==> run H: inputs <==
==> flow/design.v (excerpt) <==
module isc_cpu_top
(
     clk_i
    ,rst_i
    ,rst_rom_i
    ,mode_sel_i
    ,en_w_rom_i
    ,w_rom_addr_i
    ,w_rom_data_i
    ,instruction_i
    ,reg_watcher_o
    ,pc_o
    ,wb_en_o
    ,wb_addr_1_o
    ,wb_data_1_o
    ,wb_addr_2_o
    ,wb_data_2_o
);
==> flow/config.mk <==
export PLATFORM = sky130hd
export DESIGN_NAME = isc_cpu_top
export DESIGN_NICKNAME = isc_cpu_top
export VERILOG_FILES = /design/flow/design.v
export SDC_FILE = /design/flow/constraint.sdc
export NUM_CORES = 4
export LEC_CHECK = 0
export ABC_AREA = 1
export CAP_MARGIN = 0
export CELL_PAD_IN_SITES_GLOBAL_PLACEMENT = 0
export CORE_MARGIN = 2
export CORE_UTILIZATION = 65
export CTS_CLUSTER_DIAMETER = 274
export MAX_ROUTING_LAYER = met4
export MIN_ROUTING_LAYER = met1
export PLACE_DENSITY_LB_ADDON = 0.04
export SETUP_SLACK_MARGIN = 3.21
export SLEW_MARGIN = 20
==> flow/constraint.sdc <==
create_clock -name core_clock -period 23.6 [get_ports {clk_i}]
set_input_delay 4.7200 -clock core_clock [delete_from_list [all_inputs] [get_ports {clk_i}]]
set_output_delay 4.7200 -clock core_clock [all_outputs]
set_load 0.01 [all_outputs]
run.sh (not shown) runs the stock make flow with config.mk's settings and CLKGATE_MAP_FILE=.
==> run M (differences from run H) <==
- ABC_AREA: 1 -> unset
- CAP_MARGIN: 0 -> 20
- CELL_PAD_IN_SITES_GLOBAL_PLACEMENT: 0 -> unset
- CORE_UTILIZATION: 65 -> 62
- CTS_CLUSTER_DIAMETER: 274 -> 262
- MAX_ROUTING_LAYER: met4 -> unset
- MIN_ROUTING_LAYER: met1 -> unset
- PLACE_DENSITY: unset -> 0.6
- PLACE_DENSITY_LB_ADDON: 0.04 -> unset
- SETUP_SLACK_MARGIN: 3.21 -> unset
==> flow/constraint.sdc (replaced) <==
create_clock -name core_clock -period 13.8 [get_ports {clk_i}]
set_input_delay 2.7600 -clock core_clock [delete_from_list [all_inputs] [get_ports {clk_i}]]
set_output_delay 2.7600 -clock core_clock [all_outputs]
set_load 0.01 [all_outputs]
==> run R (differences from run H) <==
- ABC_AREA: 1 -> unset
- CAP_MARGIN: 0 -> 20
- CELL_PAD_IN_SITES_GLOBAL_PLACEMENT: 0 -> unset
- CORE_UTILIZATION: 65 -> 72
- CTS_CLUSTER_DIAMETER: 274 -> unset
- MIN_ROUTING_LAYER: met1 -> unset
- PLACE_DENSITY: unset -> 0.6
- PLACE_DENSITY_LB_ADDON: 0.04 -> unset
- SETUP_SLACK_MARGIN: 3.21 -> 5.0
- TNS_END_PERCENT: unset -> 5
==> flow/constraint.sdc (replaced) <==
create_clock -name core_clock -period 19.1 [get_ports {clk_i}]
set_input_delay 3.8200 -clock core_clock [delete_from_list [all_inputs] [get_ports {clk_i}]]
set_output_delay 3.8200 -clock core_clock [all_outputs]
set_load 0.01 [all_outputs]
==> comparison table <==
metric	run R	run M	run H
Routability-driven placement congestion ratio	1.09	1.09	1.06
Result of the run	failed layout checks	failed layout checks	failed layout checks
Violated checks	negative setup slack	negative setup slack	negative setup slack
Wire length on met1	110 mm	117 mm	111 mm
Aggregate global-route resource usage	55.2%	42.0%	47.4%
Number of placed cells counting well taps	9622	9914	11.7k
Met1 Usage GRT	64.4%	54.0%	57.2%
Maximum clock rate	0.0413 GHz	0.0414 GHz	0.0416 GHz
Antenna diode count	48	9	11
Met2 usage	76.4%	63.8%	70.4%
Area of combinational cells with multiple inputs	43800 µm²	43900 µm²	39500 µm²
Antenna violations before repair	27	23	16
Number of warnings in the stage logs	89	78	88
Maximum number of pins on one net before global-route repair	153	129	184
Worst setup path endpoint	alu.w_reg_data_2_o[0]$_SDFFE_PP0P_	alu.w_reg_data_2_o[0]$_SDFFE_PP0P_	alu.w_reg_data_2_o[1]$_SDFFE_PP0P_
Number of violations reported at the end of detailed-routing iteration 0	15.6k	9381	14.7k


==> yarrow: inputs <==
isc_cpu_top again, from the RTL that the note above started with.
clock: 20.0 ns
lec_check: 0
abc_area: 1
cap_margin: 0
cell_pad_in_sites_global_placement: 0
core_margin: 2
core_utilization: 72
cts_cluster_diameter: 274
cts_cluster_size: 62
max_routing_layer: met4
min_routing_layer: met1
place_density_lb_addon: 0.04
setup_slack_margin: 3.21
slew_margin: 20
==> inputs of ember, as changes to yarrow <==
ABC_AREA = default   (was 1)
CAP_MARGIN = 20   (was 0)
CELL_PAD_IN_SITES_GLOBAL_PLACEMENT = default   (was 0)
CORE_UTILIZATION = 58   (was 72)
CTS_CLUSTER_DIAMETER = default   (was 274)
CTS_CLUSTER_SIZE = default   (was 62)
MAX_ROUTING_LAYER = default   (was met4)
MIN_ROUTING_LAYER = default   (was met1)
PLACE_DENSITY_LB_ADDON = default   (was 0.04)
SETUP_SLACK_MARGIN = 5.0   (was 3.21)
==> flow/constraint.sdc (replaced) <==
create_clock -name core_clock -period 22.5 [get_ports {clk_i}]
set_input_delay 4.5000 -clock core_clock [delete_from_list [all_inputs] [get_ports {clk_i}]]
set_output_delay 4.5000 -clock core_clock [all_outputs]
set_load 0.01 [all_outputs]
==> impl_metrics.tcl <==
# flow metrics
set metrics [dict create \
    tool.error "[ERROR GRT-0232] Routing congestion too high. Check the congestion heatmap in the GUI." \
    routabilityCongestion 1.06 \
    failing_step "5_1_grt" \
    topCellsByArea "edfxtp_1, nor2_1, nand2_1, o21ai_0, ha_1" \
    cts-resized-gates 231 \
    ys_chip_area_um2 90000 \
    yosysCellCount 10220 \
    syn_nets 10640 \
    most_common_cell "nor2_1" \
    status "stopped before the end" \
]
[end of results for yarrow]
==> impl_metrics.tcl <==
# flow metrics
set metrics [dict create \
    topCellsByArea "edfxtp_1, and2_1, mux4_2, mux2i_1, ha_1" \
    cts-resized-gates 160 \
    routabilityCongestion 1.00 \
    yosysCellCount 7887 \
    syn_nets 8307 \
    so_faults "setup timing" \
    status "finished with violations" \
    most_common_cell "edfxtp_1" \
    post-route-util 0.670 \
    ys_chip_area_um2 92200 \
    setup_viol 2 \
    setup_slack_ns -1.60 \
]
[end of results for ember]


==> quartz <==
isc_cpu_top again, from the RTL that the note above started with.
clock: 23.6 ns
lec_check: 0
abc_area: 1
cap_margin: 0
cell_pad_in_sites_global_placement: 0
core_margin: 2
core_utilization: 71
cts_cluster_diameter: 274
cts_cluster_size: 63
max_routing_layer: met4
min_routing_layer: met1
place_density_lb_addon: 0.04
setup_slack_margin: 3.21
slew_margin: 20
tns_end_percent: 5
==> indigo (differences from quartz) <==
ABC_AREA = unset   (was 1)
CAP_MARGIN = 20   (was 0)
CELL_PAD_IN_SITES_GLOBAL_PLACEMENT = unset   (was 0)
CORE_UTILIZATION = 70   (was 71)
CTS_CLUSTER_DIAMETER = 184   (was 274)
CTS_CLUSTER_SIZE = 14   (was 63)
MAX_ROUTING_LAYER = unset   (was met4)
MIN_ROUTING_LAYER = unset   (was met1)
PLACE_DENSITY_LB_ADDON = 0.3   (was 0.04)
SETUP_SLACK_MARGIN = unset   (was 3.21)
TNS_END_PERCENT = unset   (was 5)
==> flow/constraint.sdc (replaced) <==
create_clock -name core_clock -period 18.0 [get_ports {clk_i}]
set_input_delay 3.6000 -clock core_clock [delete_from_list [all_inputs] [get_ports {clk_i}]]
set_output_delay 3.6000 -clock core_clock [all_outputs]
set_load 0.01 [all_outputs]
==> cedar (differences from quartz) <==
ABC_AREA = unset   (was 1)
CAP_MARGIN = 20   (was 0)
CELL_PAD_IN_SITES_GLOBAL_PLACEMENT = unset   (was 0)
CORE_UTILIZATION = 40   (was 71)
CTS_CLUSTER_DIAMETER = unset   (was 274)
CTS_CLUSTER_SIZE = unset   (was 63)
MAX_ROUTING_LAYER = unset   (was met4)
MIN_ROUTING_LAYER = unset   (was met1)
PLACE_DENSITY = 0.6   (was unset)
PLACE_DENSITY_LB_ADDON = unset   (was 0.04)
SETUP_SLACK_MARGIN = unset   (was 3.21)
TNS_END_PERCENT = unset   (was 5)
==> flow/constraint.sdc (replaced) <==
create_clock -name core_clock -period 49.9 [get_ports {clk_i}]
set_input_delay 9.9800 -clock core_clock [delete_from_list [all_inputs] [get_ports {clk_i}]]
set_output_delay 9.9800 -clock core_clock [all_outputs]
set_load 0.01 [all_outputs]
==> comparison table <==
item                                                                    cedar          quartz                      indigo
Hold Path Stages                                                            1               -                           1
Clkbuf count                                                              229               -                         178
Post-CTS resize count                                                       0             250                         112
Tally of nets with antenna violations remaining after routing               0               -                           0
Max Cap Viol                                                                0               -                           0
Final Skew                                                           71.88 ps               -                    56.83 ps
Antenna diode count                                                        14               -                          13
Run status                                                     finished clean  did not finish  complete, but fails checks
Failing step                                                                -  global routing                           -
Violated checks                                                             -               -                setup timing
Area of the placeable core                                         0.2295 mm²      0.1257 mm²                  0.1311 mm²
Required time at the worst-slack endpoint                           50,600 ps               -                   18,650 ps
Distinct cell type count after synthesis                                   90              69                          90
Floorplan core density                                                 0.4017          0.7162                      0.7029


==> run a: inputs <==
isc_cpu_top again, from the RTL that the note above started with.
Settings: LEC_CHECK=0, ABC_AREA=1, CAP_MARGIN=30, CORE_MARGIN=8, CORE_UTILIZATION=40, CTS_CLUSTER_DIAMETER=59, CTS_CLUSTER_SIZE=58, MIN_ROUTING_LAYER=met1, PLACE_DENSITY=0.6, SETUP_SLACK_MARGIN=-2.0, SLEW_MARGIN=35; clock period 30.9 ns.
==> run b: changes against run a <==
- CAP_MARGIN: 30 -> 10
- CORE_ASPECT_RATIO: not set -> 1.34
- CORE_MARGIN: 8 -> 2
- CORE_UTILIZATION: 40 -> 72
- CTS_CLUSTER_DIAMETER: 59 -> not set
- CTS_CLUSTER_SIZE: 58 -> 99
- MIN_ROUTING_LAYER: met1 -> not set
- SETUP_SLACK_MARGIN: -2.0 -> 1.59
- SLEW_MARGIN: 35 -> 20
==> flow/constraint.sdc (replaced) <==
create_clock -name core_clock -period 19.2 [get_ports {clk_i}]
set_input_delay 3.8400 -clock core_clock [delete_from_list [all_inputs] [get_ports {clk_i}]]
set_output_delay 3.8400 -clock core_clock [all_outputs]
set_load 0.01 [all_outputs]
==> run c: changes against run a <==
- ABC_AREA: 1 -> not set
- CAP_MARGIN: 30 -> 20
- CORE_MARGIN: 8 -> 2
- CORE_UTILIZATION: 40 -> 72
- CTS_CLUSTER_DIAMETER: 59 -> not set
- CTS_CLUSTER_SIZE: 58 -> not set
- HOLD_SLACK_MARGIN: not set -> -0.09
- MIN_ROUTING_LAYER: met1 -> not set
- PLACE_DENSITY: 0.6 -> 0.66
- SETUP_SLACK_MARGIN: -2.0 -> not set
- SLEW_MARGIN: 35 -> 20
- TNS_END_PERCENT: not set -> 5
==> flow/constraint.sdc (replaced) <==
create_clock -name core_clock -period 20.7 [get_ports {clk_i}]
set_input_delay 4.1400 -clock core_clock [delete_from_list [all_inputs] [get_ports {clk_i}]]
set_output_delay 4.1400 -clock core_clock [all_outputs]
set_load 0.01 [all_outputs]
==> impl_metrics.toml <==
# implementation run metrics
[outcome]
status = "finished clean"

[floorplanning]
die_area_um2 = 241000

[final_timing]
period_needed_ns = 29.49

[cells_and_area]
seq_area_share_pct = 47.2
final_area_um2 = 98800

[setup_path]
worstPathBufferInverterCount = 23

[global_route]
grt_max_degree = 144

[placed_design]
dpl_worst_slack_ns = 1.50

[route]
dr.pass1.iters = 7
drc = 0
the above is filed under run a

==> impl_metrics.toml <==
# implementation run metrics
[outcome]
status = "failed layout checks"
violatedChecks = "setup timing"

[final_timing]
finalWorstSetupSlack_ns = -3.76
setup_viol = 3

[placed_design]
dpl_worst_slack_ns = -4.31

[route]
drc = 0

[cells_and_area]
final_area_um2 = 104000

[global_route]
grt_max_degree = 130
the above is filed under run c

==> impl_metrics.toml <==
# generated from flow reports
[outcome]
status = "did not finish"
failed_stage = "global routing"

[floorplanning]
die_area_um2 = 128000
num_rows = 150
initial_utilization_pct = 72.4

[cts]
cts_made_buffers = 147
cts_max_level = 4

[placed_design]
dpl_worst_slack_ns = -4.07
gp_congestion = 1.06

[synthesis]
yosys_area_um2 = 90000
ys_sh_xor_pct = 0.759
synth_nets = 10600
yosysTopAreaCell = "edfxtp_1"
yosys.area_share.adder_pct = 5.28
the above is filed under run b

